// Convolution2D
module Convolution2D(clk, rst, en_conv2d, base_result_addr, pix_base_addr, kernel_base_addr,
							in_pix, completed, pix_done, addrA, addrB, out_pix, kernel_weight
							);
Settings: LEC_CHECK=0, CAP_MARGIN=20, CORE_MARGIN=2, CORE_UTILIZATION=68, CTS_CLUSTER_DIAMETER=341, CTS_CLUSTER_SIZE=24, SLEW_MARGIN=20; clock period 4.42 ns.
run.sh (not shown) runs the stock make flow with config.mk's settings and CLKGATE_MAP_FILE=.
The starting point completed, yet does not pass: setup timing.
Rerun with:
--- a/flow/config.mk
+++ b/flow/config.mk
@@ -9,5 +9,3 @@
 export CORE_MARGIN = 2
-export CORE_UTILIZATION = 68
-export CTS_CLUSTER_DIAMETER = 341
-export CTS_CLUSTER_SIZE = 24
+export CORE_UTILIZATION = 60
 export SLEW_MARGIN = 20
The new run produced a layout that fails on setup timing.
Register-to-register slack gets better by 0.49 ns.
Design area hardly moves.
Fmax came out higher by 7.0%.
Hold slack degrades by 0.0046 ns.
Rerun with:
--- a/flow/config.mk
+++ b/flow/config.mk
@@ -9,3 +9,3 @@
 export CORE_MARGIN = 2
-export CORE_UTILIZATION = 60
+export CORE_UTILIZATION = 58
 export SLEW_MARGIN = 20
==> flow/constraint.sdc (replaced) <==
create_clock -name core_clock -period 6.9 [get_ports {clk}]
set_input_delay 1.3800 -clock core_clock [delete_from_list [all_inputs] [get_ports {clk}]]
set_output_delay 1.3800 -clock core_clock [all_outputs]
set_load 0.01 [all_outputs]
The new run passed the timing, DRC and antenna checks; die area goes up by 3.4%; final cell count shrinks by 4.7%; clock-buffer cell count went down by 2.

* * *

The RTL this note starts from:
==> flow/design.v <==
`timescale 1ns / 1ps
module calculator(rst, clk, en, kernel_weights, in_pix, ack, out_pix, done, write);
	input rst, clk, en, ack;
	input signed [15:0]kernel_weights, in_pix;
	output reg done;
	output reg signed [31:0]out_pix;
	reg signed [31:0]temp;
	reg [4:0]counter;
	output write;
	parameter kernel_size = 3;
	assign write = (counter == (kernel_size*kernel_size)+1);
	always @ (posedge clk) begin
		done <= 0;
		if (rst || en == 0) begin
			counter <= 0;
			temp <= 0;
		end
		else begin
			if (counter < (kernel_size*kernel_size)+2)
				counter <= counter + 1;
			if (counter >= 1 && counter <= (kernel_size*kernel_size))
				temp <= temp + (kernel_weights * in_pix);
			if (counter == (kernel_size*kernel_size)+1) begin
				out_pix <= temp;
				done <= 1;
			end
		end
	end
endmodule
`timescale 1ns / 1ps
module ctrl(clk, en, write, result_addr, base_addrA, base_addrB, addrA, addrB);
	input clk, en, write;
	output reg [13:0]addrA;
	output reg [13:0]addrB;
	input [13:0]base_addrA;
	input [13:0]result_addr;
	input [13:0]base_addrB;
	parameter img_width = 48, kernel_size = 3;
	reg [4:0]count;
	reg [2:0]i;
	always @ (posedge clk)begin
		if(en)begin
			addrA <= addrA + 1;
			addrB <= addrB + 1;
			count <= count + 1;
			if (count >= kernel_size-1) begin
				i <= i+1;
				addrA <= base_addrA + (i+1)*img_width;
				count <= 0;
			end
			if (write)begin
				addrA <= result_addr;
			end
		end
		else begin
			addrA <= base_addrA;
			addrB <= base_addrB;
			count <= 0;
			i <= 0;
		end
	end
endmodule
`timescale 1ns / 1ps
module pixelpointprocessor(rst, en, clk, ack, result_addr, base_addrA, base_addrB, in_pix, kernel_weight, done, addrA, addrB, out_pix);
	input rst, en;
	input clk, ack;
	input [13:0]base_addrA;
	input [13:0]base_addrB;
	input [13:0]result_addr;
	parameter img_width = 48, kernel_size = 3;
	output [13:0] addrA;
	output [13:0] addrB;
	output signed [31:0] out_pix;
	output done;
	wire write;
	input signed [15:0]in_pix, kernel_weight;
	ctrl #(img_width, kernel_size) C1(clk, en, write, result_addr, base_addrA, base_addrB, addrA, addrB);
	calculator #(kernel_size) calc1(rst, clk, en, kernel_weight, in_pix, ack, out_pix, done, write);
endmodule
`timescale 1ns / 1ps
module ctrl_conv2D(rst, en_conv2d, clk, done, base_result_addr, pix_base_addr, kernel_base_addr, pix_addr, kernel_addr, en, ack, result_addr, completed);
	input rst, en_conv2d, clk, done;
	input [13:0]kernel_base_addr;
	input [13:0]pix_base_addr, base_result_addr;
	output reg [13:0]result_addr;
	output reg [13:0]pix_addr;
	output reg [13:0]kernel_addr;
	parameter img_width = 48, kernel_size = 3;
	localparam out_width = img_width - kernel_size + 1;
	output reg en, completed;
	reg busy;
	reg [6:0]col;
	reg [6:0]row;
	output reg ack;
	always @ (posedge clk)begin
		ack <= 0;
		completed <= 0;
		if (rst) begin
			busy <= 0;
			en <= 0;
			pix_addr <= 0;
			kernel_addr <= 0;
			result_addr <= 0;
		end
		else if (!busy) begin
			if (en_conv2d) begin
				busy <= 1;
				pix_addr <= pix_base_addr;
				kernel_addr <= kernel_base_addr;
				result_addr <= base_result_addr;
				col <= 0;
				row <= 0;
			end
		end
		else if (done) begin
			ack <= 1;
			en <= 0;
			result_addr <= result_addr + 1;
			if (col < out_width-1) begin
				col <= col + 1;
				pix_addr <= pix_addr + 1;
			end
			else begin
				col <= 0;
				row <= row + 1;
				pix_addr <= pix_addr + kernel_size;
			end
			if (col == out_width-1 && row == out_width-1) begin
				busy <= 0;
				completed <= 1;
			end
		end
		else if (!en) begin
			en <= 1;
		end
	end
endmodule
`timescale 1ns / 1ps
module Convolution2D(clk, rst, en_conv2d, base_result_addr, pix_base_addr, kernel_base_addr,
							in_pix, completed, pix_done, addrA, addrB, out_pix, kernel_weight
							);
	input signed[15:0]in_pix, kernel_weight;
	input clk, rst, en_conv2d;
	input [13:0]kernel_base_addr;
	input [13:0]pix_base_addr;
	input [13:0]base_result_addr;
	parameter img_width = 48, kernel_size = 3;
	output completed, pix_done;
	output signed[31:0] out_pix;
	output [13:0]addrA, addrB;
	wire en, ack;
	wire [13:0]pix_addr;
	wire [13:0]kernel_addr;
	wire [13:0]result_addr;
	ctrl_conv2D #(img_width, kernel_size) C2(rst, en_conv2d, clk, pix_done, base_result_addr, pix_base_addr, kernel_base_addr, pix_addr, kernel_addr, en, ack, result_addr, completed);	
	pixelpointprocessor #(img_width, kernel_size) P1(rst, en, clk, ack, result_addr, pix_addr, kernel_addr, in_pix, kernel_weight, pix_done, addrA, addrB, out_pix);
endmodule
==> flow/config.mk <==
export PLATFORM = sky130hd
export DESIGN_NAME = Convolution2D
export DESIGN_NICKNAME = Convolution2D
export VERILOG_FILES = /design/flow/design.v
export SDC_FILE = /design/flow/constraint.sdc
export NUM_CORES = 4
export LEC_CHECK = 0
export CAP_MARGIN = 20
export CORE_MARGIN = 2
export CORE_UTILIZATION = 68
export CTS_CLUSTER_SIZE = 37
export SETUP_SLACK_MARGIN = -0.37
export SLEW_MARGIN = 20
==> flow/constraint.sdc <==
create_clock -name core_clock -period 4.81 [get_ports {clk}]
set_input_delay 0.9620 -clock core_clock [delete_from_list [all_inputs] [get_ports {clk}]]
set_output_delay 0.9620 -clock core_clock [all_outputs]
set_load 0.01 [all_outputs]
The first run reached the layout checks and failed them: negative setup slack.
Rerun with:
CORE_UTILIZATION = 70   (was 68)
SETUP_SLACK_MARGIN = not set   (was -0.37)
clock period = 6.54 ns   (was 4.81 ns; I/O delays follow)
The changed run finished with negative setup slack left.
Setup slack improves by 0.92 ns.
Synthesized cell count stays the same.
Routed wire length grows by 23%.
Global-route usage goes up by 3.3 points.
Worst hold slack barely changes.
Non-clock buffer count climbs by 22.
First-iteration DRC count rises by 60%.
Flip-flop count stays the same.
